## red
## DWT
module DWT(clk, inp1,inp2,inp3,inp4,inp5,inp6,inp7,inp8, outp1,outp2,outp3,outp4,outp5,outp6,outp7,outp8,dwt_valid);
input clk;
input [63:0]inp1,inp2,inp3,inp4,inp5,inp6,inp7,inp8;
output [63:0] outp1,outp2,outp3,outp4,outp5,outp6,outp7,outp8;
output dwt_valid;
wire [63:0] inp_1d [7:0];
wire [63:0] out_1d [7:0];
wire dwt_valid1, dwt_valid2, dwt_valid3, dwt_valid4;
assign inp_1d [0] = inp1;
assign inp_1d [1] = inp2;
assign inp_1d [2] = inp3;
assign inp_1d [3] = inp4;
assign inp_1d [4] = inp5;
assign inp_1d [5] = inp6;
assign inp_1d [6] = inp7;
assign inp_1d [7] = inp8;
genvar j;
	generate 
		for(j=0;j<8;j=j+1) 
		begin : name
			wavelet_1d u0(clk,inp_1d[j],out_1d[j]);
		end
	endgenerate 
wavelet_2d x1 (clk, out_1d[0],out_1d[1],outp1,outp5,dwt_valid1);
wavelet_2d x2 (clk, out_1d[2],out_1d[3],outp2,outp6,dwt_valid2);
wavelet_2d x3 (clk, out_1d[4],out_1d[5],outp3,outp7,dwt_valid3);
wavelet_2d x4 (clk, out_1d[6],out_1d[7],outp4,outp8,dwt_valid4);
  ...
Size: ~8000 cells after synthesis, ~1900 flip-flops, ~1000 I/O pins, roughly 0.083 mm2 of cells after synthesis.
clock: 2.78 ns
lec_check: 0
cap_margin: 20
core_margin: 2
core_utilization: 67
slew_margin: 20
run.sh (not shown) runs the stock make flow with config.mk's settings and CLKGATE_MAP_FILE=.
Input-level comparison between blue and red:
- CORE_UTILIZATION now 40, was 67
- the clock period (ns, I/O delays scaled along) now 4.5, was 2.78
blue ran to completion and came out clean on the timing, DRC and antenna checks.
Note that the last weighted congestion value of the routability-driven placer recorded for red amounts to 1.08 times the value seen in blue.
Against red as the reference, blue delivers a lower number of ordinary and repair buffers in the finished layout.
Taking red as 1.0, blue lands at 0.63 on design internal power.
Compared with red, in blue wire length on met3 decreased 10000 um, combinational share of power decreased 2.4 points.
Modified inputs, green compared to blue
- setting CORE_ASPECT_RATIO to 1.32 for the first time
- setting SETUP_SLACK_MARGIN to -0.13 for the first time
- changing CORE_UTILIZATION from 40 to 69
- setting ABC_AREA to 1 for the first time
- changing the clock period (ns, I/O delays scaled along) from 4.5 to 2.44
Results
blue went all the way through the flow, and no timing, DRC or antenna check failed.
The final report for green shows a completed flow and a layout that fails verification, specifically negative setup slack.
Taking blue as the reference, in green placed wire-length estimate shows an increase of 22%; worst setup slack for register-to-register paths lower; post-synthesis area per instance has decreased; multi-input combinational gate total grew by about 40%; final cell area excluding filler cells rose by 8.5%.
green has less setup slack than blue.
Diff blue -> green: clock-buffer cell count down 18; routed length on met2 up 25%.
The more densely filled core belongs to green, not blue.
Measured against blue, the via count of green comes out at 1.4 times the reference value.

---

Starting RTL as in the previous note.
==> flow/config.mk <==
export PLATFORM = sky130hd
export DESIGN_NAME = DWT
export DESIGN_NICKNAME = DWT
export VERILOG_FILES = /design/flow/design.v
export SDC_FILE = /design/flow/constraint.sdc
export NUM_CORES = 4
export LEC_CHECK = 0
export CAP_MARGIN = 20
export CORE_MARGIN = 6
export CORE_UTILIZATION = 63
export MAX_ROUTING_LAYER = met4
export PLACE_DENSITY = 0.57
export SLEW_MARGIN = 10
==> flow/constraint.sdc <==
create_clock -name core_clock -period 4.14 [get_ports {clk}]
set_input_delay 0.8280 -clock core_clock [delete_from_list [all_inputs] [get_ports {clk}]]
set_output_delay 0.8280 -clock core_clock [all_outputs]
set_load 0.01 [all_outputs]
The baseline completed without violations.
Change:
CORE_MARGIN = 2   (was 6)
CORE_UTILIZATION = 67   (was 63)
CTS_CLUSTER_SIZE = 37   (was unset)
HOLD_SLACK_MARGIN = 0.27   (was unset)
MAX_ROUTING_LAYER = unset   (was met4)
PLACE_DENSITY = unset   (was 0.57)
SLEW_MARGIN = 20   (was 10)
clock period = 2.22 ns   (was 4.14 ns; I/O delays follow)
Result: The new run completed and failed the layout checks on negative setup slack; power goes up by well over a third; design area goes up by roughly a tenth; routed wire length goes up by a quarter to a third; core utilization goes up by 14 points.
Change:
CORE_UTILIZATION = 40   (was 67)
CTS_CLUSTER_SIZE = unset   (was 37)
HOLD_SLACK_MARGIN = unset   (was 0.27)
clock period = 2.78 ns   (was 2.22 ns; I/O delays follow)
=> This time the run went through all stages and came out clean; wire length drops by a quarter to a third; sequential share of layout area came out higher by 1.8 points; register-to-register slack gains 0.62 ns; non-clock buffer count is lower by 640.
Power is estimated from default activity; no workload was simulated.
